run 1:
## Pipelined_Processor
module Pipelined_Processor(
input CLK,
input reset,
output [7:0] imem_addr,
input [15:0] imem_data,
output [7:0] dmem_addr,
output [7:0] dmem_wdata,
output dmem_we,
input [7:0] dmem_rdata,
output [7:0] result 
   );
export LEC_CHECK = 0
export ABC_AREA = 1
export CAP_MARGIN = 20
export CORE_ASPECT_RATIO = 0.5
export CORE_MARGIN = 2
export CORE_UTILIZATION = 34
export CTS_CLUSTER_DIAMETER = 337
export CTS_CLUSTER_SIZE = 99
export HOLD_SLACK_MARGIN = 0.06
export SETUP_SLACK_MARGIN = -0.56
export SLEW_MARGIN = 20
export TNS_END_PERCENT = 20
create_clock -name core_clock -period 13.5 [get_ports {CLK}]
run.sh (not shown) runs the stock make flow with config.mk's settings and CLKGATE_MAP_FILE=.
[inputs] run 2 vs run 1
- HOLD_SLACK_MARGIN no longer set, was 0.06
- CORE_MARGIN now 9, was 2
- CORE_UTILIZATION now 24, was 34
- PLACE_DENSITY now 0.8, previously not set
- SETUP_SLACK_MARGIN no longer set, was -0.56
### Flow results
From run 1 to run 2 the numbers moved as follows: routed wire length on met2 up about 10%; final area up 320 um2; maximum number of pins on one net before global-route repair down 12%.
Going from run 1 to run 2, least setup slack across all paths after layout rose 310 ps; sequential share of layout area fell 0.69 points.
Total detailed-routing wirelength on run 2 is up relative to run 1.
In the tables for run 1 and run 2, worst path buffer plus inverter count reads higher with run 2.
Run 2 drops more vias than run 1.
Between run 1 and run 2, utilization is lower for run 2, run 1 comes in above that.
Compared run 2 vs run 1, and first-pass iteration count of the detailed router is up in run 2.
Post-detailed-route wirelength per cell was higher in the run labelled run 1.
Setup changes, run 2 to run 3
- a change of CORE_MARGIN from 9 to 4
- an added CELL_PAD_IN_SITES_DETAIL_PLACEMENT of 1
- an added SETUP_SLACK_MARGIN of 3.19
- an added HOLD_SLACK_MARGIN of 0.05
- a deleted ABC_AREA that had been 1
- a change of CORE_UTILIZATION from 24 to 40
- an added MIN_ROUTING_LAYER of met2
- a deleted CTS_CLUSTER_DIAMETER that had been 337
- a deleted PLACE_DENSITY that had been 0.8
- a change of TNS_END_PERCENT from 20 to 70
- a deleted CORE_ASPECT_RATIO that had been 0.5
- a deleted CTS_CLUSTER_SIZE that had been 99
- a change of SLEW_MARGIN from 20 to 40
[summary]
- Going from run 2 to run 3, wire length grows by about 37%.
- For the via total after detailed routing, run 3 came in 4878 higher than run 2 did.
- Diff run 2 -> run 3 | register share of the cell area | decrease of 2.2 points
- When run 3 is measured against run 2, its worst hold-check slack turns out 6.8 ps higher.
- Combined global-route utilization of all metal layers was higher in the run labelled run 3.
- For the slew at the pin with the worst max-slew slack, run 3 came in 46 ps lower than run 2 did.
- Changes observed in run 3 relative to run 2: post-synthesis chip area from yosys up about 1.4%, final standard cell utilization of the core up 22 points.
Input-level comparison between run 4 and run 3:
- changing TNS_END_PERCENT from 70 to 15
- removing HOLD_SLACK_MARGIN (formerly 0.05)
- changing CORE_UTILIZATION from 40 to 57
- removing SETUP_SLACK_MARGIN (formerly 3.19)
- changing SLEW_MARGIN from 40 to 20
- setting CTS_CLUSTER_SIZE to 93 for the first time
- removing CELL_PAD_IN_SITES_DETAIL_PLACEMENT (formerly 1)
- setting CTS_CLUSTER_DIAMETER to 337 for the first time
- removing MIN_ROUTING_LAYER (formerly met2)
- changing CORE_MARGIN from 4 to 2
- setting ABC_AREA to 1 for the first time
- setting CORE_ASPECT_RATIO to 1.71 for the first time
### Flow results
Run 4 gives more fraction of the mapped netlist area in adder cells than run 3 did.
met2 as the layer with the highest usage after global routing was reported by run 4, and met3 by run 3.
Changes observed in run 4 relative to run 3: average vias per placed instance has decreased; detailed-routing iteration count for the pre-antenna-repair pass has decreased; number of vias in the routed layout has decreased.
--- input diff run 4..run 5 ---
- TNS_END_PERCENT: 15 -> unset
- CORE_ASPECT_RATIO: 1.71 -> unset
- CTS_CLUSTER_DIAMETER: 337 -> unset
- CORE_UTILIZATION: 57 -> 64
- ABC_AREA: 1 -> unset
- CTS_CLUSTER_SIZE: 93 -> unset
- the clock period (ns, I/O delays scaled along): 13.5 -> 7.31
==> results <==
| run 5 | all stages done | FAIL | setup timing |
Post-synthesis share of cell area spent on and-or and or-and gates is lower on run 4
Run 5: number of logic stages on the critical path including buffering lower than run 4
Run 5 ends up with a routed wire length that is 7100 um higher than in run 4.
The highest metal layer used by the detailed router comes out met5 in one run and met4 in the other, namely in run 5 and run 4 respectively.
[compare] base=run 4 new=run 5: synthesis area per yosys increased by 160 um2 relative to the old numbers, final total negative setup slack decreased by 60550 ps relative to the old numbers.
Modified inputs, run 6 compared to run 5
- a change of CORE_UTILIZATION from 64 to 62
- an added ABC_AREA of 1
- a change of the clock period (ns, I/O delays scaled along) from 7.31 to 12.1
[summary]
- Having completed the whole flow, run 6 delivered a layout that passed the timing, DRC and antenna checks.
- Summary of run 6 over run 5: share of total power in sequential cells held steady, wire length shrank by about 17%, initial antenna violation count shrank by 1, via count shrank by about 9%.
- STATUS synthesized area: run 6 wins against run 5
- Overall power consumption (higher): run 5
- Taking run 5 as the reference, in run 6 sequential power moved down, maximum resistive drop on vdd has decreased, layout net count moved up, setup slack increased 6540 ps, flop share of the area rose by 2.8 points.
- Of the two values seen for top logic cell family in the synthesized netlist, AND-OR/OR-AND gates was produced by run 5 and simple AND/OR/NAND/NOR gates by run 6.

* * *

Starting RTL as in the previous note.
export LEC_CHECK = 0
export ABC_AREA = 0
export CAP_MARGIN = 20
export CORE_MARGIN = 2
export CORE_UTILIZATION = 72
export CTS_CLUSTER_DIAMETER = 400
export CTS_CLUSTER_SIZE = 98
export SLEW_MARGIN = 20
export TNS_END_PERCENT = 15
create_clock -name core_clock -period 10.0 [get_ports {CLK}]
The baseline never finished: it broke off in global routing, error GRT-0232.
Then changed:
==> flow/config.mk (replaced) <==
export PLATFORM = sky130hd
export DESIGN_NAME = Pipelined_Processor
export DESIGN_NICKNAME = Pipelined_Processor
export VERILOG_FILES = /design/flow/design.v
export SDC_FILE = /design/flow/constraint.sdc
export NUM_CORES = 4
export LEC_CHECK = 0
export CAP_MARGIN = 20
export CORE_MARGIN = 2
export CORE_UTILIZATION = 40
export SLEW_MARGIN = 20
==> flow/constraint.sdc (replaced) <==
create_clock -name core_clock -period 13.5 [get_ports {CLK}]
set_input_delay 2.7000 -clock core_clock [delete_from_list [all_inputs] [get_ports {CLK}]]
set_output_delay 2.7000 -clock core_clock [all_outputs]
set_load 0.01 [all_outputs]
Now the flow passed the timing, DRC and antenna checks. Die size climbs by well over a third. Synthesized area is unchanged. Synthesized cell count stays the same.
Then changed:
--- a/flow/config.mk
+++ b/flow/config.mk
@@ -7,5 +7,9 @@
 export LEC_CHECK = 0
 export CAP_MARGIN = 20
+export CELL_PAD_IN_SITES_DETAIL_PLACEMENT = 1
 export CORE_MARGIN = 2
 export CORE_UTILIZATION = 40
+export HOLD_SLACK_MARGIN = 0.05
+export MIN_ROUTING_LAYER = met2
+export SETUP_SLACK_MARGIN = 3.19
 export SLEW_MARGIN = 20
Effect: The new run ran to the end with violations: setup timing. Routed wire length came out higher by 38%. Setup slack loses 1100 ps. Die size is unchanged. Power came out higher by about 30%. First-iteration DRC count came out higher to 5.2 times its value. Design area came out higher by about 7%. Hold slack hardly moves. Via count came out higher by about 54%. Sequential power came out higher by 3.7%. Utilization came out higher by 3.5 points. Register-to-register slack loses 1100 ps.
Then changed:
--- a/flow/config.mk
+++ b/flow/config.mk
@@ -8,8 +8,13 @@
 export CAP_MARGIN = 20
 export CELL_PAD_IN_SITES_DETAIL_PLACEMENT = 1
-export CORE_MARGIN = 2
+export CELL_PAD_IN_SITES_GLOBAL_PLACEMENT = 2
+export CORE_MARGIN = 4
 export CORE_UTILIZATION = 40
+export GPL_ROUTABILITY_DRIVEN = 0
+export GPL_TIMING_DRIVEN = 0
 export HOLD_SLACK_MARGIN = 0.05
 export MIN_ROUTING_LAYER = met2
+export PLACE_DENSITY = 0.37
 export SETUP_SLACK_MARGIN = 3.19
-export SLEW_MARGIN = 20
+export SLEW_MARGIN = 40
+export TNS_END_PERCENT = 70
The new run finished but fails on setup timing. Routed wire length shrinks by 8.0%. Critical path depth does not change. Fmax grows by 2.8%. Global-route usage shrinks by 3.8 points. Setup slack improved by 380 ps. Final area shrinks by 0.79%. Count of clock-buffer cells in the layout grows by 1.
Then changed:
==> flow/config.mk (replaced) <==
export PLATFORM = sky130hd
export DESIGN_NAME = Pipelined_Processor
export DESIGN_NICKNAME = Pipelined_Processor
export VERILOG_FILES = /design/flow/design.v
export SDC_FILE = /design/flow/constraint.sdc
export NUM_CORES = 4
export LEC_CHECK = 0
export ABC_AREA = 1
export CAP_MARGIN = 20
export CELL_PAD_IN_SITES_DETAIL_PLACEMENT = 1
export CELL_PAD_IN_SITES_GLOBAL_PLACEMENT = 1
export CORE_MARGIN = 8
export CORE_UTILIZATION = 40
export CTS_CLUSTER_DIAMETER = 191
export CTS_CLUSTER_SIZE = 35
export MAX_ROUTING_LAYER = met4
export MIN_ROUTING_LAYER = met2
export SLEW_MARGIN = 0
export TNS_END_PERCENT = 65
The changed run passed the timing, DRC and antenna checks.
Synthesized area went down by 1.4%.
Cell count went up by 5.2%.
First-iteration DRC count went down by 19%.
Global-route usage went down by 4.8 points.
Then changed:
==> flow/config.mk (replaced) <==
export PLATFORM = sky130hd
export DESIGN_NAME = Pipelined_Processor
export DESIGN_NICKNAME = Pipelined_Processor
export VERILOG_FILES = /design/flow/design.v
export SDC_FILE = /design/flow/constraint.sdc
export NUM_CORES = 4
export LEC_CHECK = 0
export CAP_MARGIN = 20
export CELL_PAD_IN_SITES_DETAIL_PLACEMENT = 1
export CORE_MARGIN = 2
export CORE_UTILIZATION = 40
export CTS_CLUSTER_DIAMETER = 198
export MIN_ROUTING_LAYER = met2
export SLEW_MARGIN = 20
export TNS_END_PERCENT = 10
Outcome: With this change the flow finished with setup timing left. Register-to-register slack got worse by 1500 ps. Clock skew is about the same. Power is higher by 3.3%. Cell area is higher by 7.3%. Combinational power is higher by about 3%. Sequential share of layout area is lower by 2.0 points. Clock power is about the same. Worst setup slack got worse by 1500 ps. Wire length is higher by 10%.
No activity file was given, so power comes from the tool's default toggle rates.
